==> indigo <==
==> flow/design.v <==
module sort_reg #(parameter DATA_WIDTH =8)(
    input logic clk,
    input logic rst,
    input logic clr,
    input logic GT_in,
    input logic [DATA_WIDTH-1:0] data_in,
    input logic [DATA_WIDTH-1:0] prev_data,
    input logic data_rdy,
    output logic [DATA_WIDTH-1:0] data_out,
    output logic GT
);
logic [DATA_WIDTH-1:0] data_out_d;
logic [DATA_WIDTH-1:0] data_out_q;
assign GT = (data_in >data_out_q);
assign data_out = data_out_q;
always_ff@(posedge clk or posedge rst)begin
    if(rst)begin
        data_out_q <= 'b0;
    end else if(clr) begin
        data_out_q <= 'b0;
    end else begin
        data_out_q <= data_out_d;
    end
end
always_comb begin
    if(data_rdy) begin
        if(GT && GT_in)begin
            data_out_d = prev_data;
        end else if(GT && !GT_in) begin
            data_out_d = data_in;
        end else begin
            data_out_d = data_out_q;
        end
    end else begin
        data_out_d = data_out_q;
    end
end
endmodule
module median_calc #(parameter POPSIZE = 100,DATA_WIDTH = 8)(
    input logic clk,
    input logic rst,
    input logic [DATA_WIDTH-1:0] data_in,
    input logic data_rdy,
    output [DATA_WIDTH-1:0] median,
    output data_vld
);
logic [DATA_WIDTH-1:0] data_out_array[POPSIZE:0];
logic GT_array[POPSIZE:0];
logic [$clog2(POPSIZE):0] counter_d;
logic [$clog2(POPSIZE):0] counter_q;
logic [DATA_WIDTH-1:0] median_d;
logic [DATA_WIDTH-1:0] median_q;
logic data_vld_q;
logic data_vld_d;
logic reg_rst;
logic [DATA_WIDTH-1:0] data_in_d;
logic [DATA_WIDTH-1:0] data_in_q;
logic data_rdy_d;
logic data_rdy_q;
logic reg_rst_d;
logic reg_rst_q;
assign reg_rst = reg_rst_q;
assign data_rdy_d = data_rdy;
assign data_in_d = data_in;
assign GT_array[POPSIZE] = 0;
assign data_vld = data_vld_q;
assign median = median_q;
genvar i;
generate
  for (i = 0; i < POPSIZE; i++) begin : instance_gen
    if (i == 0) begin
      sort_reg #(
        .DATA_WIDTH(DATA_WIDTH)
      ) instance_0 (
        .clk(clk),
        .rst(rst),
        .clr(reg_rst),
        .GT_in(1'b0),
        .data_in(data_in),
        .prev_data('b0),
        .data_out(data_out_array[0]),
        .GT(GT_array[0]),
        .data_rdy(data_rdy)
      );
    end else begin
      sort_reg #(
        .DATA_WIDTH(DATA_WIDTH)
      ) instance_i (
        .clk(clk),
        .rst(rst),
        .clr(reg_rst),
        .GT_in(GT_array[i-1]),  
        .data_in(data_in),
        .prev_data(data_out_array[i-1]),  
        .data_out(data_out_array[i]),
        .GT(GT_array[i]),
        .data_rdy(data_rdy)
      );
    end
  end
endgenerate
always_ff@(posedge clk or posedge rst)begin
    if(rst)begin
        counter_q <= 'b0;
        median_q <= 'b0;
        data_vld_q <= 'b0;
        data_in_q <= 'b0;
        data_rdy_q <='b0;
        reg_rst_q <= 'b0;
    end else begin
        data_in_q <=data_in_d;
        data_rdy_q <=data_rdy_d;
        counter_q <= counter_d;
        median_q <= median_d;
        data_vld_q <= data_vld_d;
        reg_rst_q <= reg_rst_d;
    end
end
always_comb begin
    reg_rst_d = 'b0;
        data_vld_d = 'b0;
        counter_d = counter_q;
        median_d = median_q;
        if (counter_q == POPSIZE) begin
            median_d = (POPSIZE % 2 == 0) ? data_out_array[POPSIZE/2 - 1] : data_out_array[POPSIZE/2];
            reg_rst_d = 'b1;
            data_vld_d = 'b1;
            counter_d = 'b0;
        end else if(counter_q == 0) begin
            reg_rst_d ='b0;
        end
        if (data_rdy) begin
            counter_d = counter_q + 1;
        end
    end
endmodule
==> flow/run.sh <==
#!/bin/bash
# the make line also repeats each setting of config.mk as NAME=value (left out here)
make -C /OpenROAD-flow-scripts/flow DESIGN_CONFIG=/design/flow/config.mk WORK_HOME=/design/flow/orfs CLKGATE_MAP_FILE= finish
==> flow/config.mk <==
export PLATFORM = sky130hd
export DESIGN_NAME = median_calc
export DESIGN_NICKNAME = median_calc
export VERILOG_FILES = /design/flow/design.v
export SDC_FILE = /design/flow/constraint.sdc
export NUM_CORES = 4
export LEC_CHECK = 0
export ABC_AREA = 1
export CAP_MARGIN = 15
export CELL_PAD_IN_SITES_DETAIL_PLACEMENT = 0
export CELL_PAD_IN_SITES_GLOBAL_PLACEMENT = 2
export CORE_ASPECT_RATIO = 0.8
export CORE_MARGIN = 7
export CORE_UTILIZATION = 59
export CTS_CLUSTER_DIAMETER = 382
export GPL_ROUTABILITY_DRIVEN = 1
export GPL_TIMING_DRIVEN = 0
export MAX_ROUTING_LAYER = met4
export PLACE_DENSITY_LB_ADDON = 0.13
export SETUP_SLACK_MARGIN = 0.2
export SLEW_MARGIN = 20
export TNS_END_PERCENT = 65
==> flow/constraint.sdc <==
create_clock -name core_clock -period 2.61 [get_ports {clk}]
set_input_delay 0.5220 -clock core_clock [delete_from_list [all_inputs] [get_ports {clk}]]
set_output_delay 0.5220 -clock core_clock [all_outputs]
set_load 0.01 [all_outputs]
==> inputs of pepper, as changes to indigo <==
- ABC_AREA: 1 -> unset
- CAP_MARGIN: 15 -> 20
- CELL_PAD_IN_SITES_GLOBAL_PLACEMENT: 2 -> unset
- CORE_ASPECT_RATIO: 0.8 -> unset
- CORE_MARGIN: 7 -> 2
- CORE_UTILIZATION: 59 -> 71
- CTS_CLUSTER_DIAMETER: 382 -> 73
- GPL_TIMING_DRIVEN: 0 -> 1
- MAX_ROUTING_LAYER: met4 -> met5
- SETUP_SLACK_MARGIN: 0.2 -> 0.22
==> flow/constraint.sdc (replaced) <==
create_clock -name core_clock -period 2.59 [get_ports {clk}]
set_input_delay 0.5180 -clock core_clock [delete_from_list [all_inputs] [get_ports {clk}]]
set_output_delay 0.5180 -clock core_clock [all_outputs]
set_load 0.01 [all_outputs]
==> inputs of maple, as changes to indigo <==
- ABC_AREA: 1 -> unset
- CAP_MARGIN: 15 -> 20
- CELL_PAD_IN_SITES_GLOBAL_PLACEMENT: 2 -> unset
- CORE_ASPECT_RATIO: 0.8 -> unset
- CORE_MARGIN: 7 -> 2
- CORE_UTILIZATION: 59 -> 72
- CTS_CLUSTER_DIAMETER: 382 -> 378
- CTS_CLUSTER_SIZE: unset -> 21
- GPL_TIMING_DRIVEN: 0 -> 1
- HOLD_SLACK_MARGIN: unset -> 0.29
- MAX_ROUTING_LAYER: met4 -> met5
- PLACE_DENSITY: unset -> 0.65
- PLACE_DENSITY_LB_ADDON: 0.13 -> unset
- SETUP_SLACK_MARGIN: 0.2 -> 0.63
==> flow/constraint.sdc (replaced) <==
create_clock -name core_clock -period 2.2 [get_ports {clk}]
set_input_delay 0.4400 -clock core_clock [delete_from_list [all_inputs] [get_ports {clk}]]
set_output_delay 0.4400 -clock core_clock [all_outputs]
set_load 0.01 [all_outputs]
==> summary of the runs <==
pepper finished clean. indigo stopped in global placement without I/O with FLW-0024. maple finished but fails on setup timing.
In synthesized area, pepper and maple do not differ.
Worst setup slack: maple is lower than pepper (0.88 ns).
Between pepper and maple, the lower clock power is in maple (gap about 43%, measured against maple).
Via count: pepper is smaller than maple (about 22%).
Between pepper and maple, the lower sequential share of layout area is in maple (gap 4.3 points).
Die area: indigo > pepper > maple.
In maple the clock skew is lower than in pepper, by 0.0056 ns.
Between maple and pepper, the lower non-clock buffer count is in pepper (gap 289).

========
==> inputs of fjord <==
// median_calc: RTL as listed in full above, without the edits since
clock: 2.59 ns
lec_check: 0
cap_margin: 20
cell_pad_in_sites_detail_placement: 0
core_margin: 2
core_utilization: 66
cts_cluster_diameter: 382
gpl_routability_driven: 1
gpl_timing_driven: 1
max_routing_layer: met5
place_density_lb_addon: 0.13
setup_slack_margin: 0.73
slew_margin: 20
tns_end_percent: 65
run.sh (not shown) runs the stock make flow with config.mk's settings and CLKGATE_MAP_FILE=.
==> inputs of cedar, as changes to fjord <==
- ABC_AREA: unset -> 1
- CELL_PAD_IN_SITES_DETAIL_PLACEMENT: 0 -> unset
- CORE_ASPECT_RATIO: unset -> 0.92
- CORE_UTILIZATION: 66 -> 72
- CTS_CLUSTER_DIAMETER: 382 -> unset
- GPL_ROUTABILITY_DRIVEN: 1 -> unset
- GPL_TIMING_DRIVEN: 1 -> unset
- MAX_ROUTING_LAYER: met5 -> unset
- PLACE_DENSITY: unset -> 0.6
- PLACE_DENSITY_LB_ADDON: 0.13 -> unset
- SETUP_SLACK_MARGIN: 0.73 -> 0.77
- TNS_END_PERCENT: 65 -> unset
==> flow/constraint.sdc (replaced) <==
create_clock -name core_clock -period 2.75 [get_ports {clk}]
set_input_delay 0.5500 -clock core_clock [delete_from_list [all_inputs] [get_ports {clk}]]
set_output_delay 0.5500 -clock core_clock [all_outputs]
set_load 0.01 [all_outputs]
==> inputs of sierra, as changes to fjord <==
- CELL_PAD_IN_SITES_DETAIL_PLACEMENT: 0 -> unset
- CORE_UTILIZATION: 66 -> 40
- CTS_CLUSTER_DIAMETER: 382 -> unset
- GPL_ROUTABILITY_DRIVEN: 1 -> unset
- GPL_TIMING_DRIVEN: 1 -> unset
- MAX_ROUTING_LAYER: met5 -> unset
- PLACE_DENSITY: unset -> 0.6
- PLACE_DENSITY_LB_ADDON: 0.13 -> unset
- SETUP_SLACK_MARGIN: 0.73 -> unset
- TNS_END_PERCENT: 65 -> unset
==> flow/constraint.sdc (replaced) <==
create_clock -name core_clock -period 3.5 [get_ports {clk}]
set_input_delay 0.7000 -clock core_clock [delete_from_list [all_inputs] [get_ports {clk}]]
set_output_delay 0.7000 -clock core_clock [all_outputs]
set_load 0.01 [all_outputs]
==> inputs of amber, as changes to fjord <==
- CELL_PAD_IN_SITES_DETAIL_PLACEMENT: 0 -> unset
- CORE_UTILIZATION: 66 -> 70
- CTS_CLUSTER_DIAMETER: 382 -> 139
- CTS_CLUSTER_SIZE: unset -> 24
- GPL_ROUTABILITY_DRIVEN: 1 -> unset
- GPL_TIMING_DRIVEN: 1 -> unset
- MAX_ROUTING_LAYER: met5 -> met4
- PLACE_DENSITY: unset -> 0.6
- PLACE_DENSITY_LB_ADDON: 0.13 -> unset
- SETUP_SLACK_MARGIN: 0.73 -> unset
- TNS_END_PERCENT: 65 -> unset
==> flow/constraint.sdc (replaced) <==
create_clock -name core_clock -period 3.29 [get_ports {clk}]
set_input_delay 0.6580 -clock core_clock [delete_from_list [all_inputs] [get_ports {clk}]]
set_output_delay 0.6580 -clock core_clock [all_outputs]
set_load 0.01 [all_outputs]
==> qor summary <==
|  | amber | fjord | cedar | sierra |
|---|---|---|---|---|
| Run status | timing/DRC/antenna clean | complete, but fails checks | complete, but fails checks | timing/DRC/antenna clean |
| Layout check failures | - | negative setup slack | negative setup slack | - |
| Vias per std cell | 6.80 | 7.92 | 6.20 | 6.07 |
| Leakage | 14.2 nW | 17.3 nW | 21.7 nW | 14.7 nW |
| Met1 WL | 33400 µm | 42500 µm | 40000 µm | 38000 µm |
| Combinational logic power | 0.0145 W | 0.0325 W | 0.0329 W | 0.0135 W |
| Maximum VDD drop | 0.605 mV | 1.08 mV | 0.813 mV | 0.385 mV |
| Logic area | 17500 µm² | 21900 µm² | 22200 µm² | 17500 µm² |
| Chip Footprint | 45000 µm² | 47600 µm² | 47500 µm² | 77900 µm² |
| Source-to-sink clock delay at the later pin of the worst-skew pair | 560 ps | 610 ps | 610 ps | 610 ps |
| RSZ-0062 raised after global routing | false | true | true | false |
| Combinational cell fraction of total power | 54.9% | 62.6% | 65.0% | 49.6% |
| Post-place setup slack | 204 ps | -93.9 ps | -97.3 ps | 227 ps |
| Comb area share | 54.7% | 53.3% | 54.1% | 52.3% |
| Number of well taps | 585 | 600 | 616 | 969 |
| Routed length on met3 | 4130 µm | 17100 µm | 12500 µm | 3250 µm |
| Number of nets at floorplan | 3483 | 3483 | 5060 | 3483 |
| Top-area cell type share of the netlist area | 34.4% | 34.4% | 31.7% | 34.4% |
| Largest incremental delay on the critical path | 990 ps | 860 ps | 580 ps | 890 ps |
| Combinational gates | 2071 | 2078 | 3523 | 2071 |
| Worst Reg2Reg Path Length in Cells | 8 | 9 | 12 | 8 |
| Total Neg Setup Slack | 0 ps | -8590 ps | -118 ps | 0 ps |
| Count of TritonRoute iterations in the first routing pass | 6 | 10 | 8 | 6 |
| Transition time at the pin with the least slew margin | 855 ps | 1120 ps | 1070 ps | 960 ps |
Power is estimated from default activity; no workload was simulated.
